## pe_tile_new_unq1
module pe_tile_new_unq1 (
clk,
config_addr,
config_data,
out_BUS16_S0_T0,
in_BUS16_S0_T0,
out_BUS16_S0_T1,
in_BUS16_S0_T1,
out_BUS16_S0_T2,
in_BUS16_S0_T2,
out_BUS16_S0_T3,
in_BUS16_S0_T3,
out_BUS16_S0_T4,
in_BUS16_S0_T4,
out_BUS16_S1_T0,
in_BUS16_S1_T0,
out_BUS16_S1_T1,
in_BUS16_S1_T1,
out_BUS16_S1_T2,
in_BUS16_S1_T2,
out_BUS16_S1_T3,
in_BUS16_S1_T3,
out_BUS16_S1_T4,
in_BUS16_S1_T4,
out_BUS16_S2_T0,
in_BUS16_S2_T0,
out_BUS16_S2_T1,
in_BUS16_S2_T1,
out_BUS16_S2_T2,
in_BUS16_S2_T2,
out_BUS16_S2_T3,
in_BUS16_S2_T3,
out_BUS16_S2_T4,
in_BUS16_S2_T4,
out_BUS16_S3_T0,
in_BUS16_S3_T0,
out_BUS16_S3_T1,
in_BUS16_S3_T1,
out_BUS16_S3_T2,
in_BUS16_S3_T2,
out_BUS16_S3_T3,
in_BUS16_S3_T3,
out_BUS16_S3_T4,
in_BUS16_S3_T4,
out_BUS1_S0_T0,
in_BUS1_S0_T0,
out_BUS1_S0_T1,
in_BUS1_S0_T1,
out_BUS1_S0_T2,
in_BUS1_S0_T2,
out_BUS1_S0_T3,
in_BUS1_S0_T3,
out_BUS1_S0_T4,
in_BUS1_S0_T4,
out_BUS1_S1_T0,
in_BUS1_S1_T0,
out_BUS1_S1_T1,
in_BUS1_S1_T1,
out_BUS1_S1_T2,
in_BUS1_S1_T2,
out_BUS1_S1_T3,
in_BUS1_S1_T3,
out_BUS1_S1_T4,
in_BUS1_S1_T4,
out_BUS1_S2_T0,
in_BUS1_S2_T0,
out_BUS1_S2_T1,
in_BUS1_S2_T1,
out_BUS1_S2_T2,
in_BUS1_S2_T2,
out_BUS1_S2_T3,
in_BUS1_S2_T3,
out_BUS1_S2_T4,
in_BUS1_S2_T4,
out_BUS1_S3_T0,
in_BUS1_S3_T0,
out_BUS1_S3_T1,
in_BUS1_S3_T1,
out_BUS1_S3_T2,
in_BUS1_S3_T2,
out_BUS1_S3_T3,
in_BUS1_S3_T3,
out_BUS1_S3_T4,
in_BUS1_S3_T4,
reset,
tile_id
);
  input clk;
  input [31:0] config_addr;
  input [31:0] config_data;
  output [15:0] out_BUS16_S0_T0;
  input [15:0] in_BUS16_S0_T0;
  output [15:0] out_BUS16_S0_T1;
  input [15:0] in_BUS16_S0_T1;
  output [15:0] out_BUS16_S0_T2;
  input [15:0] in_BUS16_S0_T2;
  output [15:0] out_BUS16_S0_T3;
  input [15:0] in_BUS16_S0_T3;
  output [15:0] out_BUS16_S0_T4;
  input [15:0] in_BUS16_S0_T4;
  output [15:0] out_BUS16_S1_T0;
  input [15:0] in_BUS16_S1_T0;
  output [15:0] out_BUS16_S1_T1;
  input [15:0] in_BUS16_S1_T1;
  output [15:0] out_BUS16_S1_T2;
  input [15:0] in_BUS16_S1_T2;
  output [15:0] out_BUS16_S1_T3;
  input [15:0] in_BUS16_S1_T3;
  output [15:0] out_BUS16_S1_T4;
  ...
For scale: ~550 flip-flops, ~51000 µm² of cells after synthesis.
export LEC_CHECK = 0
export CAP_MARGIN = 0
export CORE_MARGIN = 2
export CORE_UTILIZATION = 70
export CTS_CLUSTER_SIZE = 58
export HOLD_SLACK_MARGIN = -0.09
export SETUP_SLACK_MARGIN = 3.75
export SLEW_MARGIN = 20
create_clock -name core_clock -period 14.6 [get_ports {clk}]
run.sh (not shown) runs the stock make flow with config.mk's settings and CLKGATE_MAP_FILE=.
The starting point aborted during clock tree synthesis (4_1_cts) (DPL-0033).
Edit:
Settings changed: CAP_MARGIN 0 to 20, CORE_UTILIZATION 70 to 68, HOLD_SLACK_MARGIN -0.09 to not set, SETUP_SLACK_MARGIN 3.75 to -1.01.
Clock period 14.6 ns to 10.0 ns, I/O delays scaled along.
The new run died in global routing (5_1_grt) on GRT-0116.
Synthesized area stays the same.
Die size grows by 2.9%.
Synthesized cell count does not change.
Edit:
Settings changed: CORE_UTILIZATION 68 to 40, CTS_CLUSTER_SIZE 58 to not set, SETUP_SLACK_MARGIN -1.01 to not set.
Clock period 10.0 ns to 20.0 ns, I/O delays scaled along.
Outcome: The changed run completed with no timing, DRC or antenna violations; die area went up by 69%; area after synthesis stays the same; synthesized cell count stays the same.

Starting RTL as in the previous note.
==> flow/config.mk <==
export PLATFORM = sky130hd
export DESIGN_NAME = pe_tile_new_unq1
export DESIGN_NICKNAME = pe_tile_new_unq1
export VERILOG_FILES = /design/flow/design.v
export SDC_FILE = /design/flow/constraint.sdc
export NUM_CORES = 4
export LEC_CHECK = 0
export ABC_AREA = 1
export CAP_MARGIN = 20
export CORE_MARGIN = 2
export CORE_UTILIZATION = 72
export CTS_CLUSTER_DIAMETER = 174
export CTS_CLUSTER_SIZE = 97
export SETUP_SLACK_MARGIN = -0.85
export SLEW_MARGIN = 20
export TNS_END_PERCENT = 20
==> flow/constraint.sdc <==
create_clock -name core_clock -period 14.0 [get_ports {clk}]
set_input_delay 2.8000 -clock core_clock [delete_from_list [all_inputs] [get_ports {clk}]]
set_output_delay 2.8000 -clock core_clock [all_outputs]
set_load 0.01 [all_outputs]
The first run aborted during 5_1_grt with GRT-0116.
Rerun with:
--- a/flow/config.mk
+++ b/flow/config.mk
@@ -13,0 +14 @@
+export PLACE_DENSITY = 0.42
==> flow/constraint.sdc (replaced) <==
create_clock -name core_clock -period 9.73 [get_ports {clk}]
set_input_delay 1.9460 -clock core_clock [delete_from_list [all_inputs] [get_ports {clk}]]
set_output_delay 1.9460 -clock core_clock [all_outputs]
set_load 0.01 [all_outputs]
Outcome:
- This time the run stopped in 4_1_cts, error DPL-0033
- die size is unchanged
- synthesized area is unchanged
- synthesized cell count is unchanged
Rerun with:
--- a/flow/config.mk
+++ b/flow/config.mk
@@ -8 +7,0 @@
-export ABC_AREA = 1
@@ -11,5 +10 @@
-export CORE_UTILIZATION = 72
-export CTS_CLUSTER_DIAMETER = 174
-export CTS_CLUSTER_SIZE = 97
-export PLACE_DENSITY = 0.42
-export SETUP_SLACK_MARGIN = -0.85
+export CORE_UTILIZATION = 45
@@ -17 +11,0 @@
-export TNS_END_PERCENT = 20
==> flow/constraint.sdc (replaced) <==
create_clock -name core_clock -period 10.6 [get_ports {clk}]
set_input_delay 2.1200 -clock core_clock [delete_from_list [all_inputs] [get_ports {clk}]]
set_output_delay 2.1200 -clock core_clock [all_outputs]
set_load 0.01 [all_outputs]
This time the run finished but fails on setup timing.
Area after synthesis goes up by a few percent.
Die area is higher by well over a third.
Synthesized cell count goes down by about a fifth.
Rerun with:
--- a/flow/config.mk
+++ b/flow/config.mk
@@ -7,0 +8 @@
+export ABC_AREA = 0
@@ -8,0 +10 @@
+export CELL_PAD_IN_SITES_GLOBAL_PLACEMENT = 1
@@ -10,0 +13,7 @@
+export CTS_CLUSTER_SIZE = 43
+export GPL_ROUTABILITY_DRIVEN = 1
+export HOLD_SLACK_MARGIN = 0.08
+export MAX_ROUTING_LAYER = met5
+export MIN_ROUTING_LAYER = met1
+export PLACE_DENSITY_LB_ADDON = 0.25
+export SETUP_SLACK_MARGIN = 2.8
Result: The new run completed, yet does not pass: setup timing; global-route usage came out higher by 2.2 points; first-iteration DRC count came out lower by 4.6%; total power came out higher by 3.9%; non-clock buffer count came out higher by 60.
Power figures rest on the tool's default switching activity, not on a simulated workload.
